[config.mk]
export PLATFORM = sky130hd
export DESIGN_NAME = scr_search
export DESIGN_NICKNAME = scr_search
export VERILOG_FILES = /design/flow/design.v
export SDC_FILE = /design/flow/constraint.sdc
export NUM_CORES = 4
export LEC_CHECK = 0
export CAP_MARGIN = 20
export CELL_PAD_IN_SITES_DETAIL_PLACEMENT = 0
export CELL_PAD_IN_SITES_GLOBAL_PLACEMENT = 0
export CORE_ASPECT_RATIO = 1.68
export CORE_MARGIN = 2
export CORE_UTILIZATION = 37
export GPL_ROUTABILITY_DRIVEN = 1
export GPL_TIMING_DRIVEN = 0
export MAX_ROUTING_LAYER = met5
export SETUP_SLACK_MARGIN = 1.75
export SLEW_MARGIN = 0
export TNS_END_PERCENT = 5
[constraint.sdc]
create_clock -name core_clock -period 6.58 [get_ports {clk}]
set_input_delay 1.3160 -clock core_clock [delete_from_list [all_inputs] [get_ports {clk}]]
set_output_delay 1.3160 -clock core_clock [all_outputs]
set_load 0.01 [all_outputs]
[design.v]
`timescale 1ns / 1ps
module scr_search(clk,rst,start,R_fixed,angle1,adder,error,X,Y,done
    );
wire [13:0] R_LUT[255:0];
wire [13:0] tan_LUT[255:0];
wire [3:0] adder_LUT[255:0];
wire [13:0] sind_LUT[19:0];
assign sind_LUT[0]=14'b00000001001001;
assign sind_LUT[1]=14'b00000001010000;
assign sind_LUT[2]=14'b00000001011000;
assign sind_LUT[3]=14'b00000001011111;
assign sind_LUT[4]=14'b00000001100110;
assign sind_LUT[5]=14'b00000001101110;
assign sind_LUT[6]=14'b00000001110101;
assign sind_LUT[7]=14'b00000001111100;
assign sind_LUT[8]=14'b00000010000100;
assign sind_LUT[9]=14'b00000010001011;
assign sind_LUT[10]=14'b00000010010010;
assign sind_LUT[11]=14'b00000010011010;
assign sind_LUT[12]=14'b00000010100001;
assign sind_LUT[13]=14'b00000010101000;
assign sind_LUT[14]=14'b00000010110000;
assign sind_LUT[15]=14'b00000010110111;
assign sind_LUT[16]=14'b00000010111110;
assign sind_LUT[17]=14'b00000011000110;
assign sind_LUT[18]=14'b00000011001101;
assign sind_LUT[19]=14'b00000011010100;
assign R_LUT[0]=14'b000000000000000;
assign R_LUT[1]=14'b000000010000000;
assign R_LUT[2]=14'b000000100000000;
assign R_LUT[3]=14'b000000110000000;
assign R_LUT[4]=14'b000001000000000;
assign R_LUT[5]=14'b000001010000000;
assign R_LUT[6]=14'b000001100000000;
assign R_LUT[7]=14'b000001110000000;
assign R_LUT[8]=14'b000010000000000;
assign R_LUT[9]=14'b000010010000000;
assign R_LUT[10]=14'b00010100000000;
assign R_LUT[11]=14'b00010110000000;
assign R_LUT[12]=14'b00011000000000;
assign R_LUT[13]=14'b00011010000000;
assign R_LUT[14]=14'b00011100000000;
assign R_LUT[15]=14'b00011110000000;
assign R_LUT[16]=14'b00000010000000;
assign R_LUT[17]=14'b00000010110101;
assign R_LUT[18]=14'b00000100011110;
assign R_LUT[19]=14'b00000110010100;
assign R_LUT[20]=14'b00001000001111;
assign R_LUT[21]=14'b00001010001100;
assign R_LUT[22]=14'b00001100001010;
assign R_LUT[23]=14'b00001110001001;
assign R_LUT[24]=14'b00010000000111;
assign R_LUT[25]=14'b00010010000111;
assign R_LUT[26]=14'b00010100000110;
assign R_LUT[27]=14'b00010110000101;
assign R_LUT[28]=14'b00011000000101;
assign R_LUT[29]=14'b00011010000100;
assign R_LUT[30]=14'b00011100000100;
assign R_LUT[31]=14'b00011110000100;
assign R_LUT[32]=14'b00000100000000;
assign R_LUT[33]=14'b00000100011110;
assign R_LUT[34]=14'b00000101101010;
assign R_LUT[35]=14'b00000111001101;
assign R_LUT[36]=14'b00001000111100;
assign R_LUT[37]=14'b00001010110001;
assign R_LUT[38]=14'b00001100101001;
assign R_LUT[39]=14'b00001110100011;
assign R_LUT[40]=14'b00010000011111;
assign R_LUT[41]=14'b00010010011100;
assign R_LUT[42]=14'b00010100011001;
assign R_LUT[43]=14'b00010110010111;
assign R_LUT[44]=14'b00011000010101;
assign R_LUT[45]=14'b00011010010011;
assign R_LUT[46]=14'b00011100010010;
assign R_LUT[47]=14'b00011110010000;
assign R_LUT[48]=14'b00000110000000;
assign R_LUT[49]=14'b00000110010100;
assign R_LUT[50]=14'b00000111001101;
assign R_LUT[51]=14'b00001000011111;
assign R_LUT[52]=14'b00001010000000;
assign R_LUT[53]=14'b00001011101010;
assign R_LUT[54]=14'b00001101011010;
assign R_LUT[55]=14'b00001111001110;
assign R_LUT[56]=14'b00010001000101;
assign R_LUT[57]=14'b00010010111110;
assign R_LUT[58]=14'b00010100111000;
assign R_LUT[59]=14'b00010110110011;
assign R_LUT[60]=14'b00011000101111;
assign R_LUT[61]=14'b00011010101011;
assign R_LUT[62]=14'b00011100101000;
assign R_LUT[63]=14'b00011110100110;
assign R_LUT[64]=14'b00001000000000;
assign R_LUT[65]=14'b00001000001111;
assign R_LUT[66]=14'b00001000111100;
assign R_LUT[67]=14'b00001010000000;
assign R_LUT[68]=14'b00001011010100;
assign R_LUT[69]=14'b00001100110011;
assign R_LUT[70]=14'b00001110011011;
assign R_LUT[71]=14'b00010000000111;
assign R_LUT[72]=14'b00010001111000;
assign R_LUT[73]=14'b00010011101100;
assign R_LUT[74]=14'b00010101100010;
assign R_LUT[75]=14'b00010111011010;
assign R_LUT[76]=14'b00011001010011;
assign R_LUT[77]=14'b00011011001100;
assign R_LUT[78]=14'b00011101000111;
assign R_LUT[79]=14'b00011111000011;
assign R_LUT[80]=14'b00001010000000;
assign R_LUT[81]=14'b00001010001100;
assign R_LUT[82]=14'b00001010110001;
assign R_LUT[83]=14'b00001011101010;
assign R_LUT[84]=14'b00001100110011;
assign R_LUT[85]=14'b00001110001001;
assign R_LUT[86]=14'b00001111100111;
assign R_LUT[87]=14'b00010001001101;
assign R_LUT[88]=14'b00010010110111;
assign R_LUT[89]=14'b00010100100101;
assign R_LUT[90]=14'b00010110010111;
assign R_LUT[91]=14'b00011000001010;
assign R_LUT[92]=14'b00011010000000;
assign R_LUT[93]=14'b00011011110110;
assign R_LUT[94]=14'b00011101101110;
assign R_LUT[95]=14'b00011111100111;
assign R_LUT[96]=14'b00001100000000;
assign R_LUT[97]=14'b00001100001010;
assign R_LUT[98]=14'b00001100101001;
assign R_LUT[99]=14'b00001101011010;
assign R_LUT[100]=14'b00001110011011;
assign R_LUT[101]=14'b00001111100111;
assign R_LUT[102]=14'b00010000111110;
assign R_LUT[103]=14'b00010010011100;
assign R_LUT[104]=14'b00010100000000;
assign R_LUT[105]=14'b00010101101000;
assign R_LUT[106]=14'b00010111010100;
assign R_LUT[107]=14'b00011001000011;
assign R_LUT[108]=14'b00011010110101;
assign R_LUT[109]=14'b00011100101000;
assign R_LUT[110]=14'b00011110011101;
assign R_LUT[111]=14'b00100000010011;
assign R_LUT[112]=14'b00001110000000;
assign R_LUT[113]=14'b00001110001001;
assign R_LUT[114]=14'b00001110100011;
assign R_LUT[115]=14'b00001111001110;
assign R_LUT[116]=14'b00010000000111;
assign R_LUT[117]=14'b00010001001101;
assign R_LUT[118]=14'b00010010011100;
assign R_LUT[119]=14'b00010011110011;
assign R_LUT[120]=14'b00010101010000;
assign R_LUT[121]=14'b00010110110011;
assign R_LUT[122]=14'b00011000011010;
assign R_LUT[123]=14'b00011010000100;
assign R_LUT[124]=14'b00011011110010;
assign R_LUT[125]=14'b00011101100001;
assign R_LUT[126]=14'b00011111010011;
assign R_LUT[127]=14'b00100001000110;
assign R_LUT[128]=14'b00010000000000;
assign R_LUT[129]=14'b00010000000111;
assign R_LUT[130]=14'b00010000011111;
assign R_LUT[131]=14'b00010001000101;
assign R_LUT[132]=14'b00010001111000;
assign R_LUT[133]=14'b00010010110111;
assign R_LUT[134]=14'b00010100000000;
assign R_LUT[135]=14'b00010101010000;
assign R_LUT[136]=14'b00010110101000;
assign R_LUT[137]=14'b00011000000101;
assign R_LUT[138]=14'b00011001100111;
assign R_LUT[139]=14'b00011011001100;
assign R_LUT[140]=14'b00011100110110;
assign R_LUT[141]=14'b00011110100001;
assign R_LUT[142]=14'b00100000001111;
assign R_LUT[143]=14'b00100010000000;
assign R_LUT[144]=14'b00010010000000;
assign R_LUT[145]=14'b00010010000111;
assign R_LUT[146]=14'b00010010011100;
assign R_LUT[147]=14'b00010010111110;
assign R_LUT[148]=14'b00010011101100;
assign R_LUT[149]=14'b00010100100101;
assign R_LUT[150]=14'b00010101101000;
assign R_LUT[151]=14'b00010110110011;
assign R_LUT[152]=14'b00011000000101;
assign R_LUT[153]=14'b00011001011101;
assign R_LUT[154]=14'b00011010111010;
assign R_LUT[155]=14'b00011100011011;
assign R_LUT[156]=14'b00011110000000;
assign R_LUT[157]=14'b00011111100111;
assign R_LUT[158]=14'b00100001010010;
assign R_LUT[159]=14'b00100010111111;
assign R_LUT[160]=14'b00010100000000;
assign R_LUT[161]=14'b00010100000110;
assign R_LUT[162]=14'b00010100011001;
assign R_LUT[163]=14'b00010100111000;
assign R_LUT[164]=14'b00010101100010;
assign R_LUT[165]=14'b00010110010111;
assign R_LUT[166]=14'b00010111010100;
assign R_LUT[167]=14'b00011000011010;
assign R_LUT[168]=14'b00011001100111;
assign R_LUT[169]=14'b00011010111010;
assign R_LUT[170]=14'b00011100010010;
assign R_LUT[171]=14'b00011101101110;
assign R_LUT[172]=14'b00011111001111;
assign R_LUT[173]=14'b00100000110011;
assign R_LUT[174]=14'b00100010011010;
assign R_LUT[175]=14'b00100100000011;
assign R_LUT[176]=14'b00010110000000;
assign R_LUT[177]=14'b00010110000101;
assign R_LUT[178]=14'b00010110010111;
assign R_LUT[179]=14'b00010110110011;
assign R_LUT[180]=14'b00010111011010;
assign R_LUT[181]=14'b00011000001010;
assign R_LUT[182]=14'b00011001000011;
assign R_LUT[183]=14'b00011010000100;
assign R_LUT[184]=14'b00011011001100;
assign R_LUT[185]=14'b00011100011011;
assign R_LUT[186]=14'b00011101101110;
assign R_LUT[187]=14'b00011111000111;
assign R_LUT[188]=14'b00100000100011;
assign R_LUT[189]=14'b00100010000011;
assign R_LUT[190]=14'b00100011100110;
assign R_LUT[191]=14'b00100101001100;
assign R_LUT[192]=14'b00011000000000;
assign R_LUT[193]=14'b00011000000101;
assign R_LUT[194]=14'b00011000010101;
assign R_LUT[195]=14'b00011000101111;
assign R_LUT[196]=14'b00011001010011;
assign R_LUT[197]=14'b00011010000000;
assign R_LUT[198]=14'b00011010110101;
assign R_LUT[199]=14'b00011011110010;
assign R_LUT[200]=14'b00011100110110;
assign R_LUT[201]=14'b00011110000000;
assign R_LUT[202]=14'b00011111001111;
assign R_LUT[203]=14'b00100000100011;
assign R_LUT[204]=14'b00100001111100;
assign R_LUT[205]=14'b00100011011000;
assign R_LUT[206]=14'b00100100111000;
assign R_LUT[207]=14'b00100110011010;
assign R_LUT[208]=14'b00011010000000;
assign R_LUT[209]=14'b00011010000100;
assign R_LUT[210]=14'b00011010010011;
assign R_LUT[211]=14'b00011010101011;
assign R_LUT[212]=14'b00011011001100;
assign R_LUT[213]=14'b00011011110110;
assign R_LUT[214]=14'b00011100101000;
assign R_LUT[215]=14'b00011101100001;
assign R_LUT[216]=14'b00011110100001;
assign R_LUT[217]=14'b00011111100111;
assign R_LUT[218]=14'b00100000110011;
assign R_LUT[219]=14'b00100010000011;
assign R_LUT[220]=14'b00100011011000;
assign R_LUT[221]=14'b00100100110001;
assign R_LUT[222]=14'b00100110001101;
assign R_LUT[223]=14'b00100111101100;
assign R_LUT[224]=14'b00011100000000;
assign R_LUT[225]=14'b00011100000100;
assign R_LUT[226]=14'b00011100010010;
assign R_LUT[227]=14'b00011100101000;
assign R_LUT[228]=14'b00011101000111;
assign R_LUT[229]=14'b00011101101110;
assign R_LUT[230]=14'b00011110011101;
assign R_LUT[231]=14'b00011111010011;
assign R_LUT[232]=14'b00100000001111;
assign R_LUT[233]=14'b00100001010010;
assign R_LUT[234]=14'b00100010011010;
assign R_LUT[235]=14'b00100011100110;
assign R_LUT[236]=14'b00100100111000;
assign R_LUT[237]=14'b00100110001101;
assign R_LUT[238]=14'b00100111100110;
assign R_LUT[239]=14'b00101001000010;
assign R_LUT[240]=14'b00011110000000;
assign R_LUT[241]=14'b00011110000100;
assign R_LUT[242]=14'b00011110010000;
assign R_LUT[243]=14'b00011110100110;
assign R_LUT[244]=14'b00011111000011;
assign R_LUT[245]=14'b00011111100111;
assign R_LUT[246]=14'b00100000010011;
assign R_LUT[247]=14'b00100001000110;
assign R_LUT[248]=14'b00100010000000;
assign R_LUT[249]=14'b00100010111111;
assign R_LUT[250]=14'b00100100000011;
assign R_LUT[251]=14'b00100101001100;
assign R_LUT[252]=14'b00100110011010;
assign R_LUT[253]=14'b00100111101100;
assign R_LUT[254]=14'b00101001000010;
assign R_LUT[255]=14'b00101010011011;
assign adder_LUT[0]=4'b0010;
assign adder_LUT[1]=4'b0010;
assign adder_LUT[2]=4'b0011;
assign adder_LUT[3]=4'b0010;
assign adder_LUT[4]=4'b0011;
assign adder_LUT[5]=4'b0011;
assign adder_LUT[6]=4'b0100;
assign adder_LUT[7]=4'b0010;
assign adder_LUT[8]=4'b0011;
assign adder_LUT[9]=4'b0011;
assign adder_LUT[10]=4'b0100;
assign adder_LUT[11]=4'b0011;
assign adder_LUT[12]=4'b0100;
assign adder_LUT[13]=4'b0100;
assign adder_LUT[14]=4'b0101;
assign adder_LUT[15]=4'b0010;
assign adder_LUT[16]=4'b0010;
assign adder_LUT[17]=4'b0010;
assign adder_LUT[18]=4'b0011;
assign adder_LUT[19]=4'b0010;
assign adder_LUT[20]=4'b0011;
assign adder_LUT[21]=4'b0011;
assign adder_LUT[22]=4'b0100;
assign adder_LUT[23]=4'b0010;
assign adder_LUT[24]=4'b0011;
assign adder_LUT[25]=4'b0011;
assign adder_LUT[26]=4'b0100;
assign adder_LUT[27]=4'b011;
assign adder_LUT[28]=4'b0100;
assign adder_LUT[29]=4'b0100;
assign adder_LUT[30]=4'b0101;
assign adder_LUT[31]=4'b0010;
assign adder_LUT[32]=4'b0011;
assign adder_LUT[33]=4'b0011;
assign adder_LUT[34]=4'b0100;
assign adder_LUT[35]=4'b0011;
assign adder_LUT[36]=4'b0100;
assign adder_LUT[37]=4'b0100;
assign adder_LUT[38]=4'b0101;
assign adder_LUT[39]=4'b0011;
assign adder_LUT[40]=4'b0100;
assign adder_LUT[41]=4'b0100;
assign adder_LUT[42]=4'b0101;
assign adder_LUT[43]=4'b0100;
assign adder_LUT[44]=4'b0101;
assign adder_LUT[45]=4'b0101;
assign adder_LUT[46]=4'b0110;
assign adder_LUT[47]=4'b0011;
assign adder_LUT[48]=4'b0010;
assign adder_LUT[49]=4'b0010;
assign adder_LUT[50]=4'b0011;
assign adder_LUT[51]=4'b0010;
assign adder_LUT[52]=4'b0011;
assign adder_LUT[53]=4'b0011;
assign adder_LUT[54]=4'b0100;
assign adder_LUT[55]=4'b0010;
assign adder_LUT[56]=4'b0011;
assign adder_LUT[57]=4'b0011;
assign adder_LUT[58]=4'b0100;
assign adder_LUT[59]=4'b0011;
assign adder_LUT[60]=4'b0100;
assign adder_LUT[61]=4'b0100;
assign adder_LUT[62]=4'b0101;
assign adder_LUT[63]=4'b0010;
assign adder_LUT[64]=4'b0011;
assign adder_LUT[65]=4'b0011;
assign adder_LUT[66]=4'b0100;
assign adder_LUT[67]=4'b0011;
assign adder_LUT[68]=4'b0100;
assign adder_LUT[69]=4'b0100;
assign adder_LUT[70]=4'b0101;
assign adder_LUT[71]=4'b0011;
assign adder_LUT[72]=4'b0100;
assign adder_LUT[73]=4'b0100;
assign adder_LUT[74]=4'b0101;
assign adder_LUT[75]=4'b0100;
assign adder_LUT[76]=4'b0101;
assign adder_LUT[77]=4'b0101;
assign adder_LUT[78]=4'b0110;
assign adder_LUT[79]=4'b0011;
assign adder_LUT[80]=4'b0011;
assign adder_LUT[81]=4'b0011;
assign adder_LUT[82]=4'b0100;
assign adder_LUT[83]=4'b0011;
assign adder_LUT[84]=4'b0100;
assign adder_LUT[85]=4'b0100;
assign adder_LUT[86]=4'b0101;
assign adder_LUT[87]=4'b0011;
assign adder_LUT[88]=4'b0100;
assign adder_LUT[89]=4'b0100;
assign adder_LUT[90]=4'b0101;
assign adder_LUT[91]=4'b0100;
assign adder_LUT[92]=4'b0101;
assign adder_LUT[93]=4'b0101;
assign adder_LUT[94]=4'b0110;
assign adder_LUT[95]=4'b0011;
assign adder_LUT[96]=4'b0100;
assign adder_LUT[97]=4'b0100;
assign adder_LUT[98]=4'b0101;
assign adder_LUT[99]=4'b0100;
assign adder_LUT[100]=4'b0101;
assign adder_LUT[101]=4'b0101;
assign adder_LUT[102]=4'b0110;
assign adder_LUT[103]=4'b0100;
assign adder_LUT[104]=4'b0101;
assign adder_LUT[105]=4'b0101;
assign adder_LUT[106]=4'b0110;
assign adder_LUT[107]=4'b0101;
assign adder_LUT[108]=4'b0110;
assign adder_LUT[109]=4'b0110;
assign adder_LUT[110]=4'b0111;
assign adder_LUT[111]=4'b0100;
assign adder_LUT[112]=4'b0010;
assign adder_LUT[113]=4'b0010;
assign adder_LUT[114]=4'b0011;
assign adder_LUT[115]=4'b0010;
assign adder_LUT[116]=4'b0011;
assign adder_LUT[117]=4'b0011;
assign adder_LUT[118]=4'b0100;
assign adder_LUT[119]=4'b0010;
assign adder_LUT[120]=4'b0011;
assign adder_LUT[121]=4'b0011;
assign adder_LUT[122]=4'b0100;
assign adder_LUT[123]=4'b0011;
assign adder_LUT[124]=4'b0100;
assign adder_LUT[125]=4'b0100;
assign adder_LUT[126]=4'b0101;
assign adder_LUT[127]=4'b0010;
assign adder_LUT[128]=4'b0011;
assign adder_LUT[129]=4'b0011;
assign adder_LUT[130]=4'b0100;
assign adder_LUT[131]=4'b0011;
assign adder_LUT[132]=4'b0100;
assign adder_LUT[133]=4'b0100;
assign adder_LUT[134]=4'b0101;
assign adder_LUT[135]=4'b0011;
assign adder_LUT[136]=4'b0100;
assign adder_LUT[137]=4'b0100;
assign adder_LUT[138]=4'b0101;
assign adder_LUT[139]=4'b0100;
assign adder_LUT[140]=4'b0101;
assign adder_LUT[141]=4'b0101;
assign adder_LUT[142]=4'b0110;
assign adder_LUT[143]=4'b0011;
assign adder_LUT[144]=4'b0011;
assign adder_LUT[145]=4'b0011;
assign adder_LUT[146]=4'b0100;
assign adder_LUT[147]=4'b0011;
assign adder_LUT[148]=4'b0100;
assign adder_LUT[149]=4'b0100;
assign adder_LUT[150]=4'b0101;
assign adder_LUT[151]=4'b0011;
assign adder_LUT[152]=4'b0100;
assign adder_LUT[153]=4'b0100;
assign adder_LUT[154]=4'b0101;
assign adder_LUT[155]=4'b0100;
assign adder_LUT[156]=4'b0101;
assign adder_LUT[157]=4'b0101;
assign adder_LUT[158]=4'b0110;
assign adder_LUT[159]=4'b0011;
assign adder_LUT[160]=4'b0100;
assign adder_LUT[161]=4'b0100;
assign adder_LUT[162]=4'b0101;
assign adder_LUT[163]=4'b0100;
assign adder_LUT[164]=4'b0101;
assign adder_LUT[165]=4'b0101;
assign adder_LUT[166]=4'b0110;
assign adder_LUT[167]=4'b0100;
assign adder_LUT[168]=4'b0101;
assign adder_LUT[169]=4'b0101;
assign adder_LUT[170]=4'b0110;
assign adder_LUT[171]=4'b0101;
assign adder_LUT[172]=4'b0110;
assign adder_LUT[173]=4'b0110;
assign adder_LUT[174]=4'b0111;
assign adder_LUT[175]=4'b0100;
assign adder_LUT[176]=4'b0011;
assign adder_LUT[177]=4'b0011;
assign adder_LUT[178]=4'b0100;
assign adder_LUT[179]=4'b0011;
assign adder_LUT[180]=4'b0100;
assign adder_LUT[181]=4'b0100;
assign adder_LUT[182]=4'b0101;
assign adder_LUT[183]=4'b0011;
assign adder_LUT[184]=4'b0100;
assign adder_LUT[185]=4'b0100;
assign adder_LUT[186]=4'b0101;
assign adder_LUT[187]=4'b0100;
assign adder_LUT[188]=4'b0101;
assign adder_LUT[189]=4'b0101;
assign adder_LUT[190]=4'b0110;
assign adder_LUT[191]=4'b0011;
assign adder_LUT[192]=4'b0100;
assign adder_LUT[193]=4'b0100;
assign adder_LUT[194]=4'b0101;
assign adder_LUT[195]=4'b0100;
assign adder_LUT[196]=4'b0101;
assign adder_LUT[197]=4'b0101;
assign adder_LUT[198]=4'b0110;
assign adder_LUT[199]=4'b0100;
assign adder_LUT[200]=4'b0101;
assign adder_LUT[201]=4'b0101;
assign adder_LUT[202]=4'b0110;
assign adder_LUT[203]=4'b0101;
assign adder_LUT[204]=4'b0110;
assign adder_LUT[205]=4'b0110;
assign adder_LUT[206]=4'b0111;
assign adder_LUT[207]=4'b0100;
assign adder_LUT[208]=4'b0100;
assign adder_LUT[209]=4'b0100;
assign adder_LUT[210]=4'b0101;
assign adder_LUT[211]=4'b0100;
assign adder_LUT[212]=4'b0101;
assign adder_LUT[213]=4'b0101;
assign adder_LUT[214]=4'b0110;
assign adder_LUT[215]=4'b0100;
assign adder_LUT[216]=4'b0101;
assign adder_LUT[217]=4'b0101;
assign adder_LUT[218]=4'b0110;
assign adder_LUT[219]=4'b0101;
assign adder_LUT[220]=4'b0110;
assign adder_LUT[221]=4'b0110;
assign adder_LUT[222]=4'b0111;
assign adder_LUT[223]=4'b0100;
assign adder_LUT[224]=4'b0101;
assign adder_LUT[225]=4'b0101;
assign adder_LUT[226]=4'b0110;
assign adder_LUT[227]=4'b0101;
assign adder_LUT[228]=4'b0110;
assign adder_LUT[229]=4'b0110;
assign adder_LUT[230]=4'b0111;
assign adder_LUT[231]=4'b0101;
assign adder_LUT[232]=4'b0110;
assign adder_LUT[233]=4'b0110;
assign adder_LUT[234]=4'b0111;
assign adder_LUT[235]=4'b0110;
assign adder_LUT[236]=4'b0111;
assign adder_LUT[237]=4'b0111;
assign adder_LUT[238]=4'b1000;
assign adder_LUT[239]=4'b0101;
assign adder_LUT[240]=4'b0010;
assign adder_LUT[241]=4'b0010;
assign adder_LUT[242]=4'b00011;
assign adder_LUT[243]=4'b0010;
assign adder_LUT[244]=4'b0011;
assign adder_LUT[245]=4'b0011;
assign adder_LUT[246]=4'b0100;
assign adder_LUT[247]=4'b0010;
assign adder_LUT[248]=4'b0011;
assign adder_LUT[249]=4'b0011;
assign adder_LUT[250]=4'b0100;
assign adder_LUT[251]=4'b0011;
assign adder_LUT[252]=4'b0100;
assign adder_LUT[253]=4'b0100;
assign adder_LUT[254]=4'b0101;
assign adder_LUT[255]=4'b0010;
assign tan_LUT[0]=14'b10110100000000;
assign tan_LUT[1]=14'b10110100000000;
assign tan_LUT[2]=14'b10110100000000;
assign tan_LUT[3]=14'b10110100000000;
assign tan_LUT[4]=14'b10110100000000;
assign tan_LUT[5]=14'b10110100000000;
assign tan_LUT[6]=14'b10110100000000;
assign tan_LUT[7]=14'b10110100000000;
assign tan_LUT[8]=14'b10110100000000;
assign tan_LUT[9]=14'b10110100000000;
assign tan_LUT[10]=14'b10110100000000;
assign tan_LUT[11]=14'b10110100000000;
assign tan_LUT[12]=14'b10110100000000;
assign tan_LUT[13]=14'b10110100000000;
assign tan_LUT[14]=14'b10110100000000;
assign tan_LUT[15]=14'b10110100000000;
assign tan_LUT[16]=14'b00000000000000;
assign tan_LUT[17]=14'b01011010000000;
assign tan_LUT[18]=14'b01111110110111;
assign tan_LUT[19]=14'b10001111001000;
assign tan_LUT[20]=14'b10010111111011;
assign tan_LUT[21]=14'b10011101011000;
assign tan_LUT[22]=14'b10100001000100;
assign tan_LUT[23]=14'b10100011101111;
assign tan_LUT[24]=14'b10100101110000;
assign tan_LUT[25]=14'b10100111010100;
assign tan_LUT[26]=14'b10101000100101;
assign tan_LUT[27]=14'b10101001100111;
assign tan_LUT[28]=14'b10101010011110;
assign tan_LUT[29]=14'b10101011001100;
assign tan_LUT[30]=14'b10101011110101;
assign tan_LUT[31]=14'b10101100010111;
assign tan_LUT[32]=14'b00000000000000;
assign tan_LUT[33]=14'b00110101001000;
assign tan_LUT[34]=14'b01011010000000;
assign tan_LUT[35]=14'b01110000100111;
assign tan_LUT[36]=14'b01111110110111;
assign tan_LUT[37]=14'b10001000011001;
assign tan_LUT[38]=14'b10001111001000;
assign tan_LUT[39]=14'b10010100000110;
assign tan_LUT[40]=14'b10010111111011;
assign tan_LUT[41]=14'b10011010111100;
assign tan_LUT[42]=14'b10011101011000;
assign tan_LUT[43]=14'b10011111011000;
assign tan_LUT[44]=14'b10100001000100;
assign tan_LUT[45]=14'b10100010100000;
assign tan_LUT[46]=14'b10100011101111;
assign tan_LUT[47]=14'b10100100110011;
assign tan_LUT[48]=14'b00000000000000;
assign tan_LUT[49]=14'b00100100110111;
assign tan_LUT[50]=14'b01000011011000;
assign tan_LUT[51]=14'b01011010000000;
assign tan_LUT[52]=14'b01101010010000;
assign tan_LUT[53]=14'b01110110000100;
assign tan_LUT[54]=14'b01111110110111;
assign tan_LUT[55]=14'b10000101100110;
assign tan_LUT[56]=14'b10001010111000;
assign tan_LUT[57]=14'b10001111001000;
assign tan_LUT[58]=14'b10010010100110;
assign tan_LUT[59]=14'b10010101011111;
assign tan_LUT[60]=14'b10010111111011;
assign tan_LUT[61]=14'b10011010000000;
assign tan_LUT[62]=14'b10011011110011;
assign tan_LUT[63]=14'b10011101011000;
assign tan_LUT[64]=14'b00000000000000;
assign tan_LUT[65]=14'b00011100000100;
assign tan_LUT[66]=14'b00110101001000;
assign tan_LUT[67]=14'b01001001101111;
assign tan_LUT[68]=14'b01011010000000;
assign tan_LUT[69]=14'b01100110101011;
assign tan_LUT[70]=14'b01110000100111;
assign tan_LUT[71]=14'b01111000100000;
assign tan_LUT[72]=14'b01111110110111;
assign tan_LUT[73]=14'b10000100000100;
assign tan_LUT[74]=14'b10001000011001;
assign tan_LUT[75]=14'b10001100000010;
assign tan_LUT[76]=14'b10001111001000;
assign tan_LUT[77]=14'b10010001110010;
assign tan_LUT[78]=14'b10010100000110;
assign tan_LUT[79]=14'b10010110001000;
assign tan_LUT[80]=14'b00000000000000;
assign tan_LUT[81]=14'b00010110100111;
assign tan_LUT[82]=14'b00101011100110;
assign tan_LUT[83]=14'b00111101111011;
assign tan_LUT[84]=14'b01001101010100;
assign tan_LUT[85]=14'b01011010000000;
assign tan_LUT[86]=14'b01100100011000;
assign tan_LUT[87]=14'b01101100111011;
assign tan_LUT[88]=14'b01110011111111;
assign tan_LUT[89]=14'b01111001111001;
assign tan_LUT[90]=14'b01111110110111;
assign tan_LUT[91]=14'b10000011000111;
assign tan_LUT[92]=14'b10000110110000;
assign tan_LUT[93]=14'b10001001111011;
assign tan_LUT[94]=14'b10001100101100;
assign tan_LUT[95]=14'b10001111001000;
assign tan_LUT[96]=14'b00000000000000;
assign tan_LUT[97]=14'b00010010111011;
assign tan_LUT[98]=14'b00100100110111;
assign tan_LUT[99]=14'b00110101001000;
assign tan_LUT[100]=14'b01000011011000;
assign tan_LUT[101]=14'b01001111100111;
assign tan_LUT[102]=14'b01011010000000;
assign tan_LUT[103]=14'b01100010110011;
assign tan_LUT[104]=14'b01101010010000;
assign tan_LUT[105]=14'b01110000100111;
assign tan_LUT[106]=14'b01110110000100;
assign tan_LUT[107]=14'b01111010110001;
assign tan_LUT[108]=14'b01111110110111;
assign tan_LUT[109]=14'b10000010011100;
assign tan_LUT[110]=14'b10000101100110;
assign tan_LUT[111]=14'b10001000011001;
assign tan_LUT[112]=14'b00000000000000;
assign tan_LUT[113]=14'b00010000010000;
assign tan_LUT[114]=14'b00011111111001;
assign tan_LUT[115]=14'b00101110011001;
assign tan_LUT[116]=14'b00111011011111;
assign tan_LUT[117]=14'b01000111000100;
assign tan_LUT[118]=14'b01010001001100;
assign tan_LUT[119]=14'b01011010000000;
assign tan_LUT[120]=14'b01100001101000;
assign tan_LUT[121]=14'b01101000010000;
assign tan_LUT[122]=14'b01101110000001;
assign tan_LUT[123]=14'b01110011000011;
assign tan_LUT[124]=14'b01110111011111;
assign tan_LUT[125]=14'b01111011011001;
assign tan_LUT[126]=14'b01111110110111;
assign tan_LUT[127]=14'b10000001111101;
assign tan_LUT[128]=14'b00000000000000;
assign tan_LUT[129]=14'b00001110010000;
assign tan_LUT[130]=14'b00011100000100;
assign tan_LUT[131]=14'b00101001000111;
assign tan_LUT[132]=14'b00110101001000;
assign tan_LUT[133]=14'b01000000000000;
assign tan_LUT[134]=14'b01001001101111;
assign tan_LUT[135]=14'b01010010010111;
assign tan_LUT[136]=14'b01011010000000;
assign tan_LUT[137]=14'b01100000101110;
assign tan_LUT[138]=14'b01100110101011;
assign tan_LUT[139]=14'b01101011111100;
assign tan_LUT[140]=14'b01110000100111;
assign tan_LUT[141]=14'b01110100110010;
assign tan_LUT[142]=14'b01111000100000;
assign tan_LUT[143]=14'b01111011110110;
assign tan_LUT[144]=14'b00000000000000;
assign tan_LUT[145]=14'b00001100101011;
assign tan_LUT[146]=14'b00011001000011;
assign tan_LUT[147]=14'b00100100110111;
assign tan_LUT[148]=14'b00101111111011;
assign tan_LUT[149]=14'b00111010000110;
assign tan_LUT[150]=14'b01000011011000;
assign tan_LUT[151]=14'b01001011110000;
assign tan_LUT[152]=14'b01010011010001;
assign tan_LUT[153]=14'b01011010000000;
assign tan_LUT[154]=14'b01100000000001;
assign tan_LUT[155]=14'b01100101011010;
assign tan_LUT[156]=14'b01101010010000;
assign tan_LUT[157]=14'b01101110100111;
assign tan_LUT[158]=14'b01110010100001;
assign tan_LUT[159]=14'b01110110000100;
assign tan_LUT[160]=14'b00000000000000;
assign tan_LUT[161]=14'b00001011011010;
assign tan_LUT[162]=14'b00010110100111;
assign tan_LUT[163]=14'b00100001011001;
assign tan_LUT[164]=14'b00101011100110;
assign tan_LUT[165]=14'b00110101001000;
assign tan_LUT[166]=14'b00111101111011;
assign tan_LUT[167]=14'b01000101111110;
assign tan_LUT[168]=14'b01001101010100;
assign tan_LUT[169]=14'b01010011111110;
assign tan_LUT[170]=14'b01011010000000;
assign tan_LUT[171]=14'b01011111011100;
assign tan_LUT[172]=14'b01100100011000;
assign tan_LUT[173]=14'b01101000110111;
assign tan_LUT[174]=14'b01101100111011;
assign tan_LUT[175]=14'b01110000100111;
assign tan_LUT[176]=14'b00000000000000;
assign tan_LUT[177]=14'b00001010011000;
assign tan_LUT[178]=14'b00010100100111;
assign tan_LUT[179]=14'b00011110100000;
assign tan_LUT[180]=14'b00100111111101;
assign tan_LUT[181]=14'b00110000111000;
assign tan_LUT[182]=14'b00111001001110;
assign tan_LUT[183]=14'b01000000111100;
assign tan_LUT[184]=14'b01001000000011;
assign tan_LUT[185]=14'b01001110100101;
assign tan_LUT[186]=14'b01010100100011;
assign tan_LUT[187]=14'b01011010000000;
assign tan_LUT[188]=14'b01011110111110;
assign tan_LUT[189]=14'b01100011100001;
assign tan_LUT[190]=14'b01100111101011;
assign tan_LUT[191]=14'b01101011011111;
assign tan_LUT[192]=14'b00000000000000;
assign tan_LUT[193]=14'b00001001100001;
assign tan_LUT[194]=14'b00010010111011;
assign tan_LUT[195]=14'b00011100000100;
assign tan_LUT[196]=14'b00100100110111;
assign tan_LUT[197]=14'b00101101001111;
assign tan_LUT[198]=14'b00110101001000;
assign tan_LUT[199]=14'b00111100100000;
assign tan_LUT[200]=14'b01000011011000;
assign tan_LUT[201]=14'b01001001101111;
assign tan_LUT[202]=14'b01001111100111;
assign tan_LUT[203]=14'b01010101000001;
assign tan_LUT[204]=14'b01011010000000;
assign tan_LUT[205]=14'b01011110100101;
assign tan_LUT[206]=14'b01100010110011;
assign tan_LUT[207]=14'b01100110101011;
assign tan_LUT[208]=14'b00000000000000;
assign tan_LUT[209]=14'b00001000110011;
assign tan_LUT[210]=14'b00010001011111;
assign tan_LUT[211]=14'b00011001111111;
assign tan_LUT[212]=14'b00100010001101;
assign tan_LUT[213]=14'b00101010000100;
assign tan_LUT[214]=14'b00110001100011;
assign tan_LUT[215]=14'b00111000100110;
assign tan_LUT[216]=14'b00111111001101;
assign tan_LUT[217]=14'b01000101011000;
assign tan_LUT[218]=14'b01001011001000;
assign tan_LUT[219]=14'b01010000011110;
assign tan_LUT[220]=14'b01010101011010;
assign tan_LUT[221]=14'b01011010000000;
assign tan_LUT[222]=14'b01011110001111;
assign tan_LUT[223]=14'b01100010001010;
assign tan_LUT[224]=14'b00000000000000;
assign tan_LUT[225]=14'b00001000001010;
assign tan_LUT[226]=14'b00010000010000;
assign tan_LUT[227]=14'b00011000001100;
assign tan_LUT[228]=14'b00011111111001;
assign tan_LUT[229]=14'b00100111010011;
assign tan_LUT[230]=14'b00101110011001;
assign tan_LUT[231]=14'b00110101001000;
assign tan_LUT[232]=14'b00111011011111;
assign tan_LUT[233]=14'b01000001011110;
assign tan_LUT[234]=14'b01000111000100;
assign tan_LUT[235]=14'b01001100010100;
assign tan_LUT[236]=14'b01010001001100;
assign tan_LUT[237]=14'b01010101110000;
assign tan_LUT[238]=14'b01011010000000;
assign tan_LUT[239]=14'b01011101111100;
assign tan_LUT[240]=14'b00000000000000;
assign tan_LUT[241]=14'b00000111101000;
assign tan_LUT[242]=14'b00001111001100;
assign tan_LUT[243]=14'b00010110100111;
assign tan_LUT[244]=14'b00011101110111;
assign tan_LUT[245]=14'b00100100110111;
assign tan_LUT[246]=14'b00101011100110;
assign tan_LUT[247]=14'b00110010000010;
assign tan_LUT[248]=14'b00111000001001;
assign tan_LUT[249]=14'b00111101111011;
assign tan_LUT[250]=14'b01000011011000;
assign tan_LUT[251]=14'b01001000100000;
assign tan_LUT[252]=14'b01001101010100;
assign tan_LUT[253]=14'b01010001110101;
assign tan_LUT[254]=14'b01010110000011;
assign tan_LUT[255]=14'b01011010000000;
input clk;
input rst;
input start;
input [13:0] R_fixed ;
input [13:0] angle1;
input [3:0] adder;
input [4:0] error;
output [3:0] X;
output [3:0] Y;
output done;
reg [13:0] data_outR; 
reg [13:0] data_outtan; 
reg [3:0] data_outadder; 
reg [7:0] count;
reg [9:0] globalcount;
reg [13:0] temp;
reg [3:0] X;
reg [3:0] Y;
reg [13:0] temp_tan;
reg busy;
reg done;
always@(posedge clk)
begin
	if(rst)
	begin
		busy = 1'b0;
		done = 1'b0;
	end
	else if(!busy)
	begin
		if(start)
		begin
			busy = 1'b1;
			done = 1'b0;
			count = 8'b00000000;
			globalcount = 10'b0000000000;
			temp_tan = 14'b11111111111111;
			X = 4'b0000;
			Y = 4'b0000;
		end
	end
	else if(globalcount < 764)
	begin
	globalcount=globalcount+1;
	if(globalcount==1 || globalcount==4 || globalcount==7 || globalcount==10 || globalcount==13 || globalcount==16 || globalcount==19 || globalcount==22 || globalcount==25 || globalcount==28 || globalcount==31 || globalcount==34 || globalcount==37 || globalcount==40 || globalcount==43 || globalcount==46 || globalcount==49 || globalcount==52 || globalcount==55 || globalcount==58 || globalcount==61 || globalcount==64 || globalcount==67 || globalcount==70 || globalcount==73 || globalcount==76 || globalcount==79 || globalcount==82 || globalcount==85 || globalcount==88 || globalcount==91 || globalcount==94 || globalcount==97 ||globalcount==100 || globalcount==103 || globalcount==106 || globalcount==109 || globalcount==112 || globalcount==115 || globalcount==118 || globalcount==121 || globalcount==124 || globalcount==127 || globalcount==130 || globalcount==133 || globalcount==136 || globalcount==139 || globalcount==142 || globalcount==145 || globalcount==148 || globalcount==151 || globalcount==154 || globalcount==157 || globalcount==160 || globalcount==163 || globalcount==166 || globalcount==169 || globalcount==172 || globalcount==175 || globalcount==178 || globalcount==181 || globalcount==184 || globalcount==187 || globalcount==190 || globalcount==193 || globalcount==196 || globalcount==199 || globalcount==202 || globalcount==205 || globalcount==208 || globalcount==211 || globalcount==214 || globalcount==217 || globalcount==220 || globalcount==223 || globalcount==226 || globalcount==229 || globalcount==232 || globalcount==235 || globalcount==238 || globalcount==241 || globalcount==244 || globalcount==247 || globalcount==250 || globalcount==253 || globalcount==256 || globalcount==259 || globalcount==262 || globalcount==265 || globalcount==268 || globalcount==271 || globalcount==274 || globalcount==277 || globalcount==280 || globalcount==283 || globalcount==286 || globalcount==289 || globalcount==292 || globalcount==295 || globalcount==298 || globalcount==301 || globalcount==304 || globalcount==307 || globalcount==310 || globalcount==313 || globalcount==316 || globalcount==319 || globalcount==322 || globalcount==325 || globalcount==328 || globalcount==331 || globalcount==334 || globalcount==337 || globalcount==340 || globalcount==343 || globalcount==346 || globalcount==349 || globalcount==352 || globalcount==355 || globalcount==358 || globalcount==361 || globalcount==364 || globalcount==367 || globalcount==370 || globalcount==373 || globalcount==376 || globalcount==379 || globalcount==382 || globalcount==385 || globalcount==388 || globalcount==391 || globalcount==394 || globalcount==397 || globalcount==400 || globalcount==403 || globalcount==406 || globalcount==409 || globalcount==412 || globalcount==415 || globalcount==418 || globalcount==421 || globalcount==424 || globalcount==427 || globalcount==430 || globalcount==433 || globalcount==436 || globalcount==439 || globalcount==442 || globalcount==445 || globalcount==448 || globalcount==451 || globalcount==454 || globalcount==457 || globalcount==460 || globalcount==463 ||globalcount==466 || globalcount==469 || globalcount==472 || globalcount==475 || globalcount==478 || globalcount==481 || globalcount==484 || globalcount==487 || globalcount==490 || globalcount==493 || globalcount==496 || globalcount==499 || globalcount==502 || globalcount==505 || globalcount==508 || globalcount==511 || globalcount==514 || globalcount==517 || globalcount==520 || globalcount==523 || globalcount==526 || globalcount==529 || globalcount==532 || globalcount==535 || globalcount==538 || globalcount==541 || globalcount==544 || globalcount==547 || globalcount==550 || globalcount==553 || globalcount==556 || globalcount==559 || globalcount==562 || globalcount==565 || globalcount==568 || globalcount==571 || globalcount==574 || globalcount==577 || globalcount==580 || globalcount==583 || globalcount==586 || globalcount==589 || globalcount==592 || globalcount==595 || globalcount==598 || globalcount==601 || globalcount==604 || globalcount==607 || globalcount==610 || globalcount==613 || globalcount==616 || globalcount==619 || globalcount==622 || globalcount==625 || globalcount==628 || globalcount==631 || globalcount==634 || globalcount==637 || globalcount==640 || globalcount==643 || globalcount==646 || globalcount==649 || globalcount==652 || globalcount==655 || globalcount==658 || globalcount==661 || globalcount==664 || globalcount==667 || globalcount==670 || globalcount==673 || globalcount==676 || globalcount==679 || globalcount==682 || globalcount==685 || globalcount==688 || globalcount==691 || globalcount==694 || globalcount==697 || globalcount==700 || globalcount==703 || globalcount==706 || globalcount==709 || globalcount==712 || globalcount==715 || globalcount==718 || globalcount==721 || globalcount==724 || globalcount==727 || globalcount==730 ||globalcount==733 ||globalcount==736 || globalcount==739 || globalcount==742 || globalcount==745 || globalcount==748 || globalcount==751 || globalcount==754 || globalcount==757 || globalcount==760 || globalcount==763) 
	begin
		count = count + 8'b00000001;
		data_outR = R_LUT[count];
		data_outadder = adder_LUT[count];
		data_outtan = tan_LUT[count];
		temp=(data_outtan>angle1)?(data_outtan-angle1):(angle1-data_outtan);
		if(data_outR < R_fixed  && data_outadder < adder && (temp)< sind_LUT[error])
		begin
			if ( temp < temp_tan  ) 
			begin
				  temp_tan=temp;
				  X[3:0] = count[7:4];
				  Y[3:0] = count[3:0];
			end
			end	
		end
	end
	else
	begin
		busy = 1'b0;
		done = 1'b1;
	end
end
endmodule
[run.sh]
#!/bin/bash
# the make line also repeats each setting of config.mk as NAME=value (left out here)
make -C /OpenROAD-flow-scripts/flow DESIGN_CONFIG=/design/flow/config.mk WORK_HOME=/design/flow/orfs CLKGATE_MAP_FILE= finish
==> qor.tcl, run 1 <==
set qor(syn_nets) 1905
set qor(top_cells_by_count) {sky130_fd_sc_hd__nor2_1, sky130_fd_sc_hd__nand2_1, sky130_fd_sc_hd__a21oi_1, sky130_fd_sc_hd__o21ai_0, sky130_fd_sc_hd__clkbuf_1}
set qor(yosysTopAreaCellShare_pct) 10.0
set qor(cts.htree.levels) 2
set qor(clock_tree_buf_depth) 2
set qor(place_ws_ns) -4.73
set qor(synth_cell_types) 100
set qor(yosysWarningCount) 1
set qor(yosys.area_share.simple_pct) 33.6
set qor(postCtsHoldBufs) 0
set qor(initial_cell_density_of_the_core_pct) 37.4
set qor(die_area_um2) 33900
set qor(floorplan.die.height_um) 237
set qor(cts_sinks) 42
set qor(post_synth_inst_count) 1792
set qor(failed_stage) {global routing (5_1_grt)}
set qor(synth_flops) 42
set qor(globalplace.congestion) 1.25
set qor(overflow) 372
set qor(placedCellCount) 2281
set qor(dominantRegCellSynth) {sky130_fd_sc_hd__edfxtp_1}
set qor(status) {aborted with a tool error}
set qor(synth.top_cells.by_area) {sky130_fd_sc_hd__edfxtp_1, sky130_fd_sc_hd__ha_1, sky130_fd_sc_hd__a21oi_1, sky130_fd_sc_hd__nor2_1, sky130_fd_sc_hd__nand2_1}
set qor(rows) 85
set qor(synth.largest_area_cell) {sky130_fd_sc_hd__edfxtp_1}
set qor(synth-area-yosys_um2) 12000
set qor(synthXorXnorAreaFrac_pct) 2.82
set qor(globalRouteTotalUtil_pct) 74.9
set qor(yosys.stat.seqShare_pct) 10.4
set qor(synth-adder-area-share_pct) 7.76
set qor(dieWidth_um) 143
set qor(yosys.cell_count.top_type) {sky130_fd_sc_hd__nor2_1}
set qor(muxShareOfSynthArea_pct) 1.91
set qor(synth_async_sr_flop_share_pct) 0
set qor(coreArea_um2) 32000
set qor(ys_cells) 1792
set qor(cts_made_buffers) 5
set qor(dp_hpwl_um) 77200
set qor(synthTopLogicFamily) {AND-OR/OR-AND gates}
set qor(place.port_buffers) 45
set qor(ao_oa_area_share_pct) 35.5
set qor(top_ports) 49
set qor(root_buffer) {sky130_fd_sc_hd__clkbuf_16}
set qor(synth.avg_cell_area_um2) 6.68
set qor(placed_cell_area_um2) 13200
set qor(error_message) {[ERROR GRT-0116] Global routing finished with congestion. Check the congestion regions in the DRC Viewer.}
set qor(enable_flop_cells) 40
set qor(syn-cell-area_um2) 12000
-- layer usage --
metal / GRT overflow / track usage, %
met5: 1 / 23.0
met4: 142 / 74.5
met1: 4 / 75.7
met3: 1 / 57.9
met2: 224 / 91.4
-- timing repair --
action / in CTS
pin swaps: 63
buffers inserted: 91
gates cloned: 2
endpoints found under the setup margin: 36
gates resized: 460
==> inputs of run 2 (changes only) <==
Settings changed: CELL_PAD_IN_SITES_GLOBAL_PLACEMENT 0 to 2, CORE_UTILIZATION 37 to 30, GPL_ROUTABILITY_DRIVEN 1 to 0, GPL_TIMING_DRIVEN 0 to not set, SETUP_SLACK_MARGIN 1.75 to 0.17, TNS_END_PERCENT 5 to not set.
==> run 2 against run 1 <==
  * Now fails the layout checks on setup timing
  * Area after synthesis stayed put
  * Die size is 23% higher
  * Synthesized cell count stayed put
==> qor.tcl, run 2 <==
set qor(top_ports) 49
set qor(cts_sinks) 42
set qor(fin_util_pct) 52.9
set qor(initial_cell_density_of_the_core_pct) 30.5
set qor(final.min_clock_period_ns) 8.56
set qor(postRouteAntennaNets) 0
set qor(power-top-group) {combinational logic}
set qor(critPathArrivalTime_ns) 8.56
set qor(period_used_pct) 130
set qor(postCtsHoldBufs) 0
set qor(status) {failed layout checks}
set qor(path_common_cell) {sky130_fd_sc_hd__buf_4}
set qor(grt_setup_unrepaired) {true}
set qor(worst_hold_slack_ns) 0.502
set qor(clkPwrFrac_pct) 4.7
set qor(setup.worst_path.class) {reg2reg}
set qor(critPathLaunchType) {flip-flop}
set qor(place.port_buffers) 48
set qor(power.switching_mw) 2.52
set qor(timing.reg2reg.worst_path_depth) 36
set qor(cts.reportedPaths.clkPinSlew_ns) 0.06
set qor(worst_skew_pair.late_latency_ns) 0.29
set qor(remaining_drc_errors) 0
set qor(achievable-frequency_mhz) 117
set qor(final_max_slew_viol_count) 0
set qor(cts_tree) {done}
set qor(holdCritPathClass) {reg2reg}
set qor(area_growth_from_synthesis_to_final_layout_pct) 73.6
set qor(critPathCaptureType) {flip-flop}
set qor(root_buffer) {sky130_fd_sc_hd__clkbuf_16}
set qor(final_critical_path_setup_slack_ns) -1.98
set qor(synthTopLogicFamily) {AND-OR/OR-AND gates}
set qor(critPathCapture) {temp_tan[4]}
set qor(die_area_um2) 41600
set qor(seq_power_share_pct) 7.3
set qor(cts.htree.levels) 2
set qor(top_cells_by_count) {sky130_fd_sc_hd__nor2_1, sky130_fd_sc_hd__nand2_1, sky130_fd_sc_hd__a21oi_1, sky130_fd_sc_hd__o21ai_0, sky130_fd_sc_hd__clkbuf_1}
set qor(combPwrFrac_pct) 88.0
set qor(synth.top_cells.by_area) {sky130_fd_sc_hd__edfxtp_1, sky130_fd_sc_hd__ha_1, sky130_fd_sc_hd__a21oi_1, sky130_fd_sc_hd__nor2_1, sky130_fd_sc_hd__nand2_1}
set qor(grt_antenna_before_repair) 27
set qor(syn_nets) 1905
set qor(dieWidth_um) 158
set qor(floorplan.die.height_um) 263
set qor(post_route_cell_area_um2) 20800
set qor(yosys.cell_count.top_type) {sky130_fd_sc_hd__nor2_1}
set qor(crit_path_start) {count[2]}
set qor(critical_path.top_delay_family) {simple AND/OR/NAND/NOR gates}
set qor(via_count) 21600
set qor(coreArea_um2) 39300
set qor(ir_worst_vdd_uv) 198
set qor(drt_first_iter_violations) 3739
set qor(overflow) 0
set qor(hold-path-endpoint) {done}
set qor(muxShareOfSynthArea_pct) 1.91
set qor(ao_oa_area_share_pct) 35.5
set qor(synthXorXnorAreaFrac_pct) 2.82
set qor(nets) 2647
set qor(pwr.group.clock_mw) 0.238
set qor(synth_flops) 42
set qor(synth_cell_types) 100
set qor(worst_path_largest_cell_delay_ns) 0.62
set qor(openroad.warnings) 51
set qor(internal_power_mw) 2.54
set qor(dp_hpwl_um) 81900
set qor(max_cap_viol_count) 0
set qor(vias_in_the_first_global_route) 21100
set qor(yosysWarningCount) 1
set qor(comb_cell_power_mw) 4.45
set qor(route.detailed.vias_per_inst) 7.01
set qor(routedWlPerCell_um) 36.7
set qor(placed_cell_area_um2) 18900
set qor(max-slew-margin-rel_pct) 8.29
set qor(drt_first_pass_iters) 14
set qor(min_path_cells) 2
set qor(rows) 94
set qor(net_switching_share_of_the_total_power_pct) 49.8
set qor(check-failures) {setup timing}
set qor(pin_slew_with_the_least_headroom_to_its_limit_ns) 1.38
set qor(worst-r2r-setup-slack_ns) -1.98
set qor(crit_fanout) 8
set qor(dominantRegCellSynth) {sky130_fd_sc_hd__edfxtp_1}
set qor(power_per_cell_area_nw_per_um2) 243
set qor(holdCritStartpoint) {done}
set qor(wire_length_of_the_first_global_routing_pass_um) 158000
set qor(rr_endpoint) {temp_tan[4]}
set qor(synth-adder-area-share_pct) 7.76
set qor(yosysTopAreaCellShare_pct) 10.0
set qor(synth-area-yosys_um2) 12000
set qor(crit_path_top_delay_cell) {sky130_fd_sc_hd__or4_1}
set qor(setup-violations-final) 29
set qor(yosys.area_share.simple_pct) 33.6
set qor(clock_skew_ns) 0.00670
set qor(largest_net_degree_at_the_start_of_global_routing) 19
set qor(synth.largest_area_cell) {sky130_fd_sc_hd__edfxtp_1}
set qor(worstPathRequired_ns) 6.58
set qor(drt_wl_total_um) 113000
set qor(synth.avg_cell_area_um2) 6.68
set qor(cts_made_buffers) 5
set qor(ys_cells) 1792
set qor(clock_tree_buf_depth) 2
set qor(yosys.stat.seqShare_pct) 10.4
set qor(synth_async_sr_flop_share_pct) 0
set qor(globalRouteTotalUtil_pct) 53.9
set qor(final_hold_viols) 0
set qor(reg2reg_start) {count[2]}
set qor(worstSetupPathDepth) 36
set qor(enable_flop_cells) 40
set qor(leakage_nw) 9.27
set qor(cp_num_buf_inv) 8
set qor(post_synth_inst_count) 1792
set qor(syn-cell-area_um2) 12000
set qor(pg_seq_mw) 0.369
run 2: cell type report:
type	count	area, um^2
Fill cell	3951	18500
Multi-Input combinational cell	1516	11000
Timing Repair Buffer	899	7390
Sequential cell	42	1240
Tap cell	528	661
Inverter	70	263
Clock buffer	6	129
Antenna cell	19	47.5
Clock inverter	2	8.76
run 2: layer usage:
metal  GRT usage, %  part of all wire (%)  vias up
met2           75.6                    41     2140
met1           49.8                    30     9861
met4           58.4                    15       10
met5           6.84                  0.12        -
li1               -                     -     8467
met3           33.2                    15     1116
run 2: timing repair:
item	in CTS	in global routing
pin swaps	24	41
resized	130	109
buffers inserted	32	24
gates cloned	3	1
setup endpoints to repair	34	34
run 2: stage by stage:
step | setup slack (ns) | total power, mW | setup TNS (ns) | std cells
2_1_floorplan | -1.33 | 2.17 | -29.21 | 1792
3_3_place_gp | -2.28 | 4.01 | -51.49 | 2993
3_5_place_dp | -2.25 | 4.03 | -51.23 | 2993
4_1_cts | -1.67 | 4.49 | -36.54 | 3036
5_1_grt | -2.43 | 5.25 | -57.44 | 3070
6_report | -1.98 | 5.05 | -43.98 | 3082
==> inputs of run 3 (changes only) <==
Settings changed: CELL_PAD_IN_SITES_GLOBAL_PLACEMENT 2 to 0, GPL_ROUTABILITY_DRIVEN 0 to 1, TNS_END_PERCENT set to 10.
==> run 3 against run 2 <==
  * The run now fails in global routing (5_1_grt)
  * Area after synthesis is the same
  * Die size is the same
  * Synthesized cell count is the same
==> qor.tcl, run 3 <==
set qor(status) {aborted with a tool error}
set qor(failed_stage) {global routing (5_1_grt)}
set qor(error_message) {[ERROR GRT-0116] Global routing finished with congestion. Check the congestion regions in the DRC Viewer.}
set qor(yosysWarningCount) 1
set qor(synth_cell_types) 100
set qor(synth.top_cells.by_area) {sky130_fd_sc_hd__edfxtp_1, sky130_fd_sc_hd__ha_1, sky130_fd_sc_hd__a21oi_1, sky130_fd_sc_hd__nor2_1, sky130_fd_sc_hd__nand2_1}
set qor(synth-area-yosys_um2) 12000
set qor(root_buffer) {sky130_fd_sc_hd__clkbuf_16}
set qor(yosys.stat.seqShare_pct) 10.4
set qor(dominantRegCellSynth) {sky130_fd_sc_hd__edfxtp_1}
set qor(syn-cell-area_um2) 12000
set qor(floorplan.die.height_um) 263
set qor(yosys.cell_count.top_type) {sky130_fd_sc_hd__nor2_1}
set qor(place.port_buffers) 48
set qor(die_area_um2) 41600
set qor(ao_oa_area_share_pct) 35.5
set qor(postCtsHoldBufs) 0
set qor(globalplace.congestion) 1.25
set qor(yosysTopAreaCellShare_pct) 10.0
set qor(synth_flops) 42
set qor(clock_tree_buf_depth) 2
set qor(synth_async_sr_flop_share_pct) 0
set qor(synth.avg_cell_area_um2) 6.68
set qor(ys_cells) 1792
set qor(synthTopLogicFamily) {AND-OR/OR-AND gates}
set qor(coreArea_um2) 39300
set qor(dieWidth_um) 158
set qor(muxShareOfSynthArea_pct) 1.91
set qor(cts_made_buffers) 5
set qor(placedCellCount) 3049
set qor(post_synth_inst_count) 1792
set qor(cts.htree.levels) 2
set qor(placed_cell_area_um2) 19300
set qor(dp_hpwl_um) 93200
set qor(synth.largest_area_cell) {sky130_fd_sc_hd__edfxtp_1}
set qor(enable_flop_cells) 40
set qor(syn_nets) 1905
set qor(synth-adder-area-share_pct) 7.76
set qor(top_cells_by_count) {sky130_fd_sc_hd__nor2_1, sky130_fd_sc_hd__nand2_1, sky130_fd_sc_hd__a21oi_1, sky130_fd_sc_hd__o21ai_0, sky130_fd_sc_hd__clkbuf_1}
set qor(yosys.area_share.simple_pct) 33.6
set qor(cts_sinks) 42
set qor(globalRouteTotalUtil_pct) 65.2
set qor(rows) 94
set qor(top_ports) 49
set qor(overflow) 159
set qor(initial_cell_density_of_the_core_pct) 30.5
set qor(synthXorXnorAreaFrac_pct) 2.82
==> run 3: metrics by stage <==
step,setup WS [ns],hold WS (ns),total power [mW]
after floorplan,-1.35,0.515,2.16
after global placement,-2.63,0.486,4.06
after detailed placement,-2.52,0.552,4.12
after CTS,-1.68,0.583,4.79
==> run 3: what timing repair did <==
item / in CTS
endpoints found under the setup margin: 35
gates resized: 165
setup buffers: 39
pin swaps: 35
cloned: 3
==> run 3: per-layer routing <==
metal  overflow  track usage, %
met1          0            66.2
met2         88            85.1
met3          1            42.3
met4         70            67.4
met5          0            4.52
==> inputs of run 4 (changes only) <==
Settings changed: CELL_PAD_IN_SITES_GLOBAL_PLACEMENT 0 to 1, CORE_ASPECT_RATIO 1.68 to 1.86, CORE_UTILIZATION 30 to 40, GPL_ROUTABILITY_DRIVEN 1 to 0, PLACE_DENSITY_LB_ADDON set to 0.04, SLEW_MARGIN 0 to 40, TNS_END_PERCENT 10 to not set.
==> run 4 against run 3 <==
  * Die size fell by 24%
  * Area after synthesis stayed put
  * Synthesized cell count did not move
  * The run again fails in global routing (5_1_grt)
==> qor.tcl, run 4 <==
set qor(status) {aborted with a tool error}
set qor(failed_stage) {global routing (5_1_grt)}
set qor(error_message) {[ERROR GRT-0116] Global routing finished with congestion. Check the congestion regions in the DRC Viewer.}
set qor(synth_flops) 42
set qor(ao_oa_area_share_pct) 35.5
set qor(cts.htree.levels) 2
set qor(floorplan.die.height_um) 240
set qor(muxShareOfSynthArea_pct) 1.91
set qor(root_buffer) {sky130_fd_sc_hd__clkbuf_16}
set qor(top_ports) 49
set qor(dp_hpwl_um) 73500
set qor(dieWidth_um) 131
set qor(synth.avg_cell_area_um2) 6.68
set qor(synth-adder-area-share_pct) 7.76
set qor(yosysWarningCount) 1
set qor(cts_sinks) 42
set qor(syn-cell-area_um2) 12000
set qor(synth.largest_area_cell) {sky130_fd_sc_hd__edfxtp_1}
set qor(coreArea_um2) 29600
set qor(cts_made_buffers) 5
set qor(synth.top_cells.by_area) {sky130_fd_sc_hd__edfxtp_1, sky130_fd_sc_hd__ha_1, sky130_fd_sc_hd__a21oi_1, sky130_fd_sc_hd__nor2_1, sky130_fd_sc_hd__nand2_1}
set qor(enable_flop_cells) 40
set qor(top_cells_by_count) {sky130_fd_sc_hd__nor2_1, sky130_fd_sc_hd__nand2_1, sky130_fd_sc_hd__a21oi_1, sky130_fd_sc_hd__o21ai_0, sky130_fd_sc_hd__clkbuf_1}
set qor(die_area_um2) 31400
set qor(placed_cell_area_um2) 18400
set qor(yosysTopAreaCellShare_pct) 10.0
set qor(clock_tree_buf_depth) 2
set qor(synth_async_sr_flop_share_pct) 0
set qor(ys_cells) 1792
set qor(synthTopLogicFamily) {AND-OR/OR-AND gates}
set qor(synth_cell_types) 100
set qor(rows) 86
set qor(yosys.area_share.simple_pct) 33.6
set qor(dominantRegCellSynth) {sky130_fd_sc_hd__edfxtp_1}
set qor(syn_nets) 1905
set qor(yosys.stat.seqShare_pct) 10.4
set qor(synthXorXnorAreaFrac_pct) 2.82
set qor(post_synth_inst_count) 1792
set qor(overflow) 398
set qor(place.port_buffers) 48
set qor(initial_cell_density_of_the_core_pct) 40.5
set qor(yosys.cell_count.top_type) {sky130_fd_sc_hd__nor2_1}
set qor(placedCellCount) 2823
set qor(place_ws_ns) -2.30
set qor(globalRouteTotalUtil_pct) 69.5
set qor(synth-area-yosys_um2) 12000
-- run 4: layer usage --
layer	global-route usage, %	overflow
met1	66.6	0
met2	91.2	247
met3	47.2	3
met4	75.0	148
met5	13.4	0
-- run 4: timing repair --
item | in CTS
buffers inserted | 45
setup endpoints to repair | 35
hold buffers | 0
pin swaps | 34
gates resized | 135
cloned | 2
-- run 4: per-stage QoR --
| step | total power [mW] | TNS (ns) | utilization [%] |
|---|---|---|---|
| 4_1_cts | 4.47 | -37.50 | 66.2 |
| 3_5_place_dp | 3.93 | -53.30 | 62.0 |
| 3_3_place_gp | 3.87 | -51.64 | 61.9 |
| 2_1_floorplan | 2.17 | -29.21 | - |
==> inputs of run 5 (changes only) <==
Settings changed: ABC_AREA set to 1, CELL_PAD_IN_SITES_DETAIL_PLACEMENT 0 to not set, CELL_PAD_IN_SITES_GLOBAL_PLACEMENT 1 to not set, CORE_ASPECT_RATIO 1.86 to not set, CORE_UTILIZATION 40 to 62, CTS_CLUSTER_DIAMETER set to 398, CTS_CLUSTER_SIZE set to 98, GPL_ROUTABILITY_DRIVEN 0 to not set, MAX_ROUTING_LAYER met5 to not set, PLACE_DENSITY set to 0.35, PLACE_DENSITY_LB_ADDON 0.04 to not set, SETUP_SLACK_MARGIN 0.17 to 0.93, SLEW_MARGIN 40 to 20, TNS_END_PERCENT set to 5.
Clock period 6.58 ns to 5.77 ns, I/O delays scaled along.
==> run 5 against run 4 <==
  * The flow stops in clock tree synthesis (4_1_cts)
  * Synthesized cell count increased by 21%
  * Die size decreased by 37%
  * Area after synthesis decreased by 3.8%
==> qor.tcl, run 5 <==
set qor(synth.top_cells.by_area) {sky130_fd_sc_hd__nand2_1, sky130_fd_sc_hd__nor2_1, sky130_fd_sc_hd__edfxtp_1, sky130_fd_sc_hd__inv_1, sky130_fd_sc_hd__ha_1}
set qor(yosys.stat.seqShare_pct) 10.8
set qor(yosys.area_share.simple_pct) 59.3
set qor(dp_hpwl_um) 66500
set qor(place.port_buffers) 48
set qor(ys_cells) 2166
set qor(error_message) {[ERROR DPL-0038] Utilization greater than 100%, impossible to legalize}
set qor(yosysTopAreaCellShare_pct) 21.3
set qor(floorplan.die.height_um) 140
set qor(yosys.cell_count.top_type) {sky130_fd_sc_hd__nand2_1}
set qor(top_ports) 49
set qor(synthXorXnorAreaFrac_pct) 1.90
set qor(yosysWarningCount) 1
set qor(synth.largest_area_cell) {sky130_fd_sc_hd__nand2_1}
set qor(placedCellCount) 3067
set qor(synth.avg_cell_area_um2) 5.32
set qor(initial_cell_density_of_the_core_pct) 63.7
set qor(failed_stage) {clock tree synthesis (4_1_cts)}
set qor(synth_flops) 42
set qor(ao_oa_area_share_pct) 7.36
set qor(globalplace.congestion) 1.59
set qor(die_area_um2) 19700
set qor(synth-adder-area-share_pct) 8.06
set qor(coreArea_um2) 18100
set qor(synthTopLogicFamily) {simple AND/OR/NAND/NOR gates}
set qor(post_synth_inst_count) 2166
set qor(synth_async_sr_flop_share_pct) 0
set qor(dieWidth_um) 140
set qor(top_cells_by_count) {sky130_fd_sc_hd__nand2_1, sky130_fd_sc_hd__nor2_1, sky130_fd_sc_hd__inv_1, sky130_fd_sc_hd__nand3_1, sky130_fd_sc_hd__nand4_1}
set qor(enable_flop_cells) 40
set qor(synth_cell_types) 55
set qor(dominantRegCellSynth) {sky130_fd_sc_hd__edfxtp_1}
set qor(rows) 49
set qor(syn_nets) 2279
set qor(muxShareOfSynthArea_pct) 0
set qor(synth-area-yosys_um2) 11500
set qor(status) {aborted with a tool error}
set qor(syn-cell-area_um2) 11500
==> run 5: stage by stage <==
step / setup TNS (ns) / setup slack, ns / instance area, um^2
after floorplan: 0 / 0.126 / 11800
after global placement: -16.53 / -0.752 / 17400
after detailed placement: -35.46 / -1.61 / 17400
No activity file was given, so power comes from the tool's default toggle rates.
